==> flow/design.v <==
`timescale 1ns / 1ps
module cla_slice_part(g,p,a,b);
 input a, b;
 output g;  
 output p;  
 assign g = a & b;
 assign p = a ^ b;
endmodule
module CarryPropagateGenerateUnit( g,p,a,b);
	input  [15:0] a,b;
	output [15:0] g,p;
	cla_slice_part s0(g[0],p[0],a[0],b[0]);
	cla_slice_part s1(g[1],p[1],a[1],b[1]);
	cla_slice_part s2(g[2],p[2],a[2],b[2]);
	cla_slice_part s3(g[3],p[3],a[3],b[3]);
	cla_slice_part s4(g[4],p[4],a[4],b[4]);
	cla_slice_part s5(g[5],p[5],a[5],b[5]);
	cla_slice_part s6(g[6],p[6],a[6],b[6]);
	cla_slice_part s7(g[7],p[7],a[7],b[7]);
	cla_slice_part s8(g[8],p[8],a[8],b[8]);
	cla_slice_part s9(g[9],p[9],a[9],b[9]);
	cla_slice_part s10(g[10],p[10],a[10],b[10]);
	cla_slice_part s11(g[11],p[11],a[11],b[11]);
	cla_slice_part s12(g[12],p[12],a[12],b[12]);
	cla_slice_part s13(g[13],p[13],a[13],b[13]);
	cla_slice_part s14(g[14],p[14],a[14],b[14]);
	cla_slice_part s15(g[15],p[15],a[15],b[15]);
endmodule
module SixteenBitSummationUnit(sum,p,carry,cin);
  input [14:0] carry;
  input cin;
  input [15:0] p;
  output [15:0] sum;
  assign sum[0] = p[0] ^ cin;
  assign sum[1] = p[1] ^ carry[0];
  assign sum[2] = p[2] ^ carry[1];
  assign sum[3] = p[3] ^ carry[2];
  assign sum[4] = p[4] ^ carry[3];
  assign sum[5] = p[5] ^ carry[4];
  assign sum[6] = p[6] ^ carry[5];
  assign sum[7] = p[7] ^ carry[6];
  assign sum[8] = p[8] ^ carry[7];
  assign sum[9] = p[9] ^ carry[8];
  assign sum[10] = p[10] ^ carry[9];
  assign sum[11] = p[11] ^ carry[10];
  assign sum[12] = p[12] ^ carry[11];
  assign sum[13] = p[13] ^ carry[12];
  assign sum[14] = p[14] ^ carry[13];
  assign sum[15] = p[15] ^ carry[14];
endmodule
module four_bit_block_cla(P,G,carry,p,g,cin);
	input [3:0] p,g;
	input cin;
	output [2:0] carry;
	output P,G;
	assign	carry[0] = 	g[0] |
											cin & p[0];
	assign	carry[1] =  g[1] |
											g[0] & p[1] |
											cin  &  p[0] & p[1];
	assign	carry[2] =  g[2] |
											g[1] & p[2] |
											g[0] & p [1] & p[2] |
											cin  & p[0] & p[1] & p[2];
	assign	P = p[0] & p[1] & p[2] & p[3];
	assign	G = g[3] | 
							g[2] & p[3] |
							g[1] & p[2] & p[3] |
							g[0] & p[1] & p[2] & p[3];
endmodule
module cla_16_two_level(sum,cout,a,b,cin);
	input [15:0] a, b;
	input cin;
	output [15:0] sum;
	output  cout;
	wire [15:0]   g, p,carry;  
	wire [3:0]  G,P;
	assign carry[3]  = G[0] | cin & P[0];
	assign carry[7]  = G[1] | G[0] & P[1] | cin & P[0] & P[1]; 
	assign carry[11] = G[2] |
										 G[1] & P[2] |
										 G[0] & P[1] & P[2] | 
										 cin  & P[0] & P[1] & P[2];
	assign cout = G[3] |
								G[2] & P[3] |
								G[1] & P[2] & P[3] |
								G[0] & P[1] & P[2] & P[3] |
								cin   & P[0] & P[1] & P[2] & P[3];
	CarryPropagateGenerateUnit   CPGU( g,p,a,b);
	four_bit_block_cla FBBC0(P[0],G[0],carry[2:0],p[3:0],g[3:0],cin);     
	four_bit_block_cla FBBC1(P[1],G[1],carry[6:4],p[7:4],g[7:4],carry[3]);   
	four_bit_block_cla FBBC2(P[2],G[2],carry[10:8],p[11:8],g[11:8],carry[7]);
	four_bit_block_cla FBBC3(P[3],G[3],carry[14:12],p[15:12],g[15:12],carry[11]); 
	SixteenBitSummationUnit TTBSU(sum,p,carry[14:0],cin);
endmodule
`timescale 1ns / 1ps
module xnew2(
	output reg [15:0] x,
	input [15:0] x0,
	input [15:0] y,
	input cin,
	input reset,
	input stop,
	input clk
	);
	wire [15:0] sum,a,b;
	wire cout;	 
	cla_16_two_level alu(sum,cout,a,b,cin);
	assign a=x;
	assign b=cin?(~y):y;
	always @(posedge clk)
	begin
		if(reset)
		begin
			x<=x0;
		end
		else
		begin
			if(!stop)
			begin
				x<=sum;
			end
			else
			begin
				x<=x;
			end
		end
	end
endmodule
`timescale 1ns / 1ps
module ynew2(
	output reg [15:0] y,
	input [15:0] y0,
	input [15:0] x,
	input cin,
	input reset,
	input stop,
	input clk
	);
	wire [15:0] sum,a,b;
	wire cout;	 
	cla_16_two_level alu(sum,cout,a,b,cin);
	assign a=y;
	assign b=cin?(~x):x;
	always @(posedge clk)
	begin
		if(reset)
		begin
			y<=y0;
		end
		else
		begin
			if(!stop)
			begin
				y<=sum;
			end
			else
			begin
				y<=y;
			end
		end	
	end
endmodule
`timescale 1ns / 1ps
module znew2(
	output reg [15:0] z,
	output zsign,
	input [15:0] z0,
	input [15:0] zrom,
	input cin,
	input reset,
	input stop,
	input clk
	);
	wire [15:0] sum,a,b;
	wire cout;	 
	cla_16_two_level alu(sum,cout,a,b,cin);
	assign a=z;
	assign b=cin?(~zrom):zrom;
	always @(posedge clk)
	begin
		if(reset)
		begin
			z<=z0;
		end
		else
		begin
			if(!stop)
				z<=sum;
			else
				z<=z;
		end	
	end
	assign zsign=z[15];
endmodule
`timescale 1ns / 1ps
module datapathnew2(
	output [15:0] x,
	output [15:0] y,
	input [15:0] z0,
	input [3:0] i,
	input reset,
	input stop,
	input clk
	); 
	parameter xinit=16'b0010_0110_1101_1101;	 
	parameter yinit=16'b0;
	reg [15:0] zrom_q;
	wire [15:0] xval,yval,zval;
	wire [15:0] x0,y0;
	wire [15:0] z;
	wire zsign;
	always @(*)
	begin
		case(i)
			4'd0: zrom_q=16'b0011_0010_0100_0011;
			4'd1: zrom_q=16'b0001_1101_1010_1100;
			4'd2: zrom_q=16'b0000_1111_1010_1101;
			4'd3: zrom_q=16'b0000_0111_1111_0101;
			4'd4: zrom_q=16'b0000_0011_1111_1110;
			4'd5: zrom_q=16'b0000_0001_1111_1111;
			4'd6: zrom_q=16'b0000_0000_1111_1111;
			4'd7: zrom_q=16'b0000_0000_0111_1111;
			4'd8: zrom_q=16'b0000_0000_0011_1111;
			4'd9: zrom_q=16'b0000_0000_0001_1111;
			4'd10: zrom_q=16'b0000_0000_0000_1111;
			4'd11: zrom_q=16'b0000_0000_0000_0111;
			4'd12: zrom_q=16'b0000_0000_0000_0011;
			4'd13: zrom_q=16'b0000_0000_0000_0001;
			4'd14: zrom_q=16'b0;
			4'd15: zrom_q=16'b0;
			default: zrom_q=16'b0;
		endcase
	end
	xnew2 xmod(x,x0,yval,xcin,reset,stop,clk);
	ynew2 ymod(y,y0,xval,ycin,reset,stop,clk);
	znew2 zmod(z,zsign,z0,zval,zcin,reset,stop,clk);
	assign x0=xinit;
	assign y0=yinit;
	assign xval=$signed(x)>>>i;
	assign yval=$signed(y)>>>i;
	assign zval=zrom_q;
	assign xcin=zsign?1'b0:1'b1;
	assign ycin=zsign?1'b1:1'b0;
	assign zcin=zsign?1'b0:1'b1;
endmodule
`timescale 1ns / 1ps
module cordic_sincos(
	input clk,
	input rst,
	input start,
	input [15:0] z0,
	output ready,
	output reg done,
	output [15:0] x,
	output [15:0] y
	);
	reg busy;
	reg [3:0] cnt;
	wire load;
	assign ready = ~busy;
	assign load = rst | (start & ~busy);
	always @(posedge clk)
	begin
		if(rst)
		begin
			busy <= 1'b0;
			cnt <= 4'd0;
			done <= 1'b0;
		end
		else
		begin
			done <= 1'b0;
			if(!busy)
			begin
				cnt <= 4'd0;
				if(start)
					busy <= 1'b1;
			end
			else
			begin
				cnt <= cnt + 4'd1;
				if(cnt == 4'd15)
				begin
					busy <= 1'b0;
					done <= 1'b1;
				end
			end
		end
	end
	datapathnew2 dp(x,y,z0,cnt,load,~busy,clk);
endmodule
clock: 3.63 ns
lec_check: 0
abc_area: 0
cap_margin: 20
cell_pad_in_sites_detail_placement: 2
cell_pad_in_sites_global_placement: 0
core_aspect_ratio: 1.51
core_margin: 2
core_utilization: 16
cts_cluster_diameter: 293
cts_cluster_size: 17
gpl_timing_driven: 0
max_routing_layer: met4
min_routing_layer: met1
place_density_lb_addon: 0.19
slew_margin: 20
tns_end_percent: 95
run.sh (not shown) runs the stock make flow with config.mk's settings and CLKGATE_MAP_FILE=.
The baseline finished but fails on negative setup slack.
==> next run, changes <==
--- a/flow/config.mk
+++ b/flow/config.mk
@@ -8,11 +8,9 @@
 export ABC_AREA = 0
-export CAP_MARGIN = 20
-export CELL_PAD_IN_SITES_DETAIL_PLACEMENT = 2
+export CAP_MARGIN = 35
 export CELL_PAD_IN_SITES_GLOBAL_PLACEMENT = 0
-export CORE_ASPECT_RATIO = 1.51
+export CORE_ASPECT_RATIO = 0.92
 export CORE_MARGIN = 2
 export CORE_UTILIZATION = 16
-export CTS_CLUSTER_DIAMETER = 293
-export CTS_CLUSTER_SIZE = 17
-export GPL_TIMING_DRIVEN = 0
+export CTS_CLUSTER_DIAMETER = 217
+export GPL_TIMING_DRIVEN = 1
 export MAX_ROUTING_LAYER = met4
@@ -20,2 +18,3 @@
 export PLACE_DENSITY_LB_ADDON = 0.19
+export SETUP_SLACK_MARGIN = 0.45
 export SLEW_MARGIN = 20
==> flow/constraint.sdc (replaced) <==
create_clock -name core_clock -period 3.16 [get_ports {clk}]
set_input_delay 0.6320 -clock core_clock [delete_from_list [all_inputs] [get_ports {clk}]]
set_output_delay 0.6320 -clock core_clock [all_outputs]
set_load 0.01 [all_outputs]
Effect: The changed run reached the layout checks and failed them: negative setup slack. Sequential cell count is unchanged. Worst setup slack is worse by 0.19 ns. Critical path depth goes down by 1. Via count goes up slightly. Design area goes up by roughly a tenth. Register-to-register slack is worse by 0.19 ns. Clock power goes up by a little under a tenth. Hold slack is better by 0.094 ns. Global-route usage goes down by 1.6 points. Wire length goes down by roughly a tenth. Sequential power goes up by a little under a tenth.
==> next run, changes <==
--- a/flow/config.mk
+++ b/flow/config.mk
@@ -7,4 +7,5 @@
 export LEC_CHECK = 0
-export ABC_AREA = 0
-export CAP_MARGIN = 35
+export ABC_AREA = 1
+export CAP_MARGIN = 15
+export CELL_PAD_IN_SITES_DETAIL_PLACEMENT = 1
 export CELL_PAD_IN_SITES_GLOBAL_PLACEMENT = 0
@@ -13,3 +14,3 @@
 export CORE_UTILIZATION = 16
-export CTS_CLUSTER_DIAMETER = 217
+export CTS_CLUSTER_DIAMETER = 28
 export GPL_TIMING_DRIVEN = 1
@@ -18,3 +19,2 @@
 export PLACE_DENSITY_LB_ADDON = 0.19
-export SETUP_SLACK_MARGIN = 0.45
 export SLEW_MARGIN = 20
==> flow/constraint.sdc (replaced) <==
create_clock -name core_clock -period 3.63 [get_ports {clk}]
set_input_delay 0.7260 -clock core_clock [delete_from_list [all_inputs] [get_ports {clk}]]
set_output_delay 0.7260 -clock core_clock [all_outputs]
set_load 0.01 [all_outputs]
This time the run finished clean. Synthesized cell count goes up by about 30%. Total power falls by 42%. Setup slack improved by 1.2 ns. Count of clock-buffer cells in the layout is unchanged. Final cell count rose by 5.6%. Combinational power goes down by about 50%. Via count goes up by about 5%. Global-route usage decreases by 0.52 points. First-iteration DRC count rose by about 5%.
Power and IR drop assume default switching activity.
